==> pepper <==
// SystolicCore
module SystolicCore(
	input clk,
	input rst,
	input start,
	input mode_conv_mm,
	input isac,
	input isrelu,
	input isbn,
	input [22:0] dfsm_config,
	input all_data_rdy,
	input pe_config_1_1,
	input pe_config_1_2,
	input pe_config_1_3,
	input pe_config_2_1,
	input pe_config_2_2,
	input pe_config_2_3,
	input [7:0] data_horz_1_1,
	input [7:0] data_horz_1_2,
	input [7:0] data_horz_1_3,
	input [7:0] data_horz_2_1,
	input [7:0] data_horz_2_2,
	input [7:0] data_horz_2_3,
	input [7:0] data_obli_1,
	input [7:0] data_obli_2,
	input [7:0] data_obli_3,
	input [7:0] data_obli_4,
	input [7:0] data_obli_5,
	input [7:0] data_obli_6,
	input [15:0] data_bn_1,
	input [15:0] data_bn_2,
	input data_bn_en,
	output data_preread,
	output [7:0] dout_1_1,
	output [7:0] dout_1_2,
	output [7:0] dout_1_3,
	output [7:0] dout_1_4,
	output [7:0] dout_2_1,
	output [7:0] dout_2_2,
	output [7:0] dout_2_3,
	output [7:0] dout_2_4,
	output dout_en_1_1,
	output dout_en_1_2,
	output dout_en_1_3,
	output dout_en_1_4,
	output dout_en_2_1,
	output dout_en_2_2,
	output dout_en_2_3,
	output dout_en_2_4
);
Settings: LEC_CHECK=0, ABC_AREA=1, CAP_MARGIN=20, CELL_PAD_IN_SITES_GLOBAL_PLACEMENT=0, CORE_MARGIN=2, CORE_UTILIZATION=71, CTS_CLUSTER_SIZE=77, SLEW_MARGIN=20, TNS_END_PERCENT=85; clock period 2.3 ns.
run.sh (not shown) runs the stock make flow with config.mk's settings and CLKGATE_MAP_FILE=.
==> inputs of maple, as changes to pepper <==
==> flow/config.mk (replaced) <==
export PLATFORM = sky130hd
export DESIGN_NAME = SystolicCore
export DESIGN_NICKNAME = SystolicCore
export VERILOG_FILES = /design/flow/design.v
export SDC_FILE = /design/flow/constraint.sdc
export NUM_CORES = 4
export LEC_CHECK = 0
export CAP_MARGIN = 20
export CORE_MARGIN = 2
export CORE_UTILIZATION = 45
export PLACE_DENSITY = 0.6
export SETUP_SLACK_MARGIN = 3.41
export SLEW_MARGIN = 20
==> flow/constraint.sdc (replaced) <==
create_clock -name core_clock -period 11.8 [get_ports {clk}]
set_input_delay 2.3600 -clock core_clock [delete_from_list [all_inputs] [get_ports {clk}]]
set_output_delay 2.3600 -clock core_clock [all_outputs]
set_load 0.01 [all_outputs]
==> inputs of tundra, as changes to pepper <==
--- a/flow/config.mk
+++ b/flow/config.mk
@@ -10,6 +10,6 @@
 export CELL_PAD_IN_SITES_GLOBAL_PLACEMENT = 0
 export CORE_MARGIN = 2
-export CORE_UTILIZATION = 71
-export CTS_CLUSTER_SIZE = 77
+export CORE_UTILIZATION = 60
+export CTS_CLUSTER_SIZE = 18
 export SLEW_MARGIN = 20
 export TNS_END_PERCENT = 85
==> flow/constraint.sdc (replaced) <==
create_clock -name core_clock -period 3.72 [get_ports {clk}]
set_input_delay 0.7440 -clock core_clock [delete_from_list [all_inputs] [get_ports {clk}]]
set_output_delay 0.7440 -clock core_clock [all_outputs]
set_load 0.01 [all_outputs]
==> results <==
metric	pepper	maple	tundra
Total negative slack	-	0 ns	-211.54 ns
Highest-delay cell along the critical path	-	fa_1	dfxtp_4
Fin util	-	0.521	0.739
Clock insertion delay at the later pin of the skew report	-	0.83 ns	0.83 ns
Clock tree cell share of total cell area	-	0.0527	0.0451
Start point of the critical path	-	isac	bank_2.ac_4.in_en_dly$_DFF_P_
Worst hold slack	-	0.330 ns	0.327 ns
Final Max-Slew Violation Tally	-	0	0
NetSw	-	2.61 mW	8.79 mW
Slack of the critical path	-	1.04 ns	-3.44 ns
Dominant cell area share	0.281	0.303	0.281
Maxcap violations	-	0	0
Total number of multi-input combinational cells	-	7666	9041
Combinational group share of total power	-	0.045	0.073
Beginning of the worst register-to-register path	-	bank_1.p_2_1.data_a_reg[1]$_SDFF_PN0_	bank_2.p_3_2.data_b_reg[4]$_SDFF_PN0_
Fraction of the mapped netlist area in compound gates	0.0653	0.0699	0.0653
Worst voltage drop across the vdd grid	-	0.113 mV	0.437 mV
Number of library cell types mapped by synthesis	54	82	54
Worst flop-to-flop path endpoint	-	bank_1.p_2_1.m_reg[7]$_SDFF_PN0_	bank_2.p_3_2.m_reg[7]$_SDFF_PN0_
Run status	stopped before the end	no timing/DRC/antenna violations	finished with violations
Last stage reached	5_1_grt	-	-
Reasons for failing layout checks	-	-	negative setup slack
Tool warnings	-	57	59
Power is estimated from default activity; no workload was simulated.
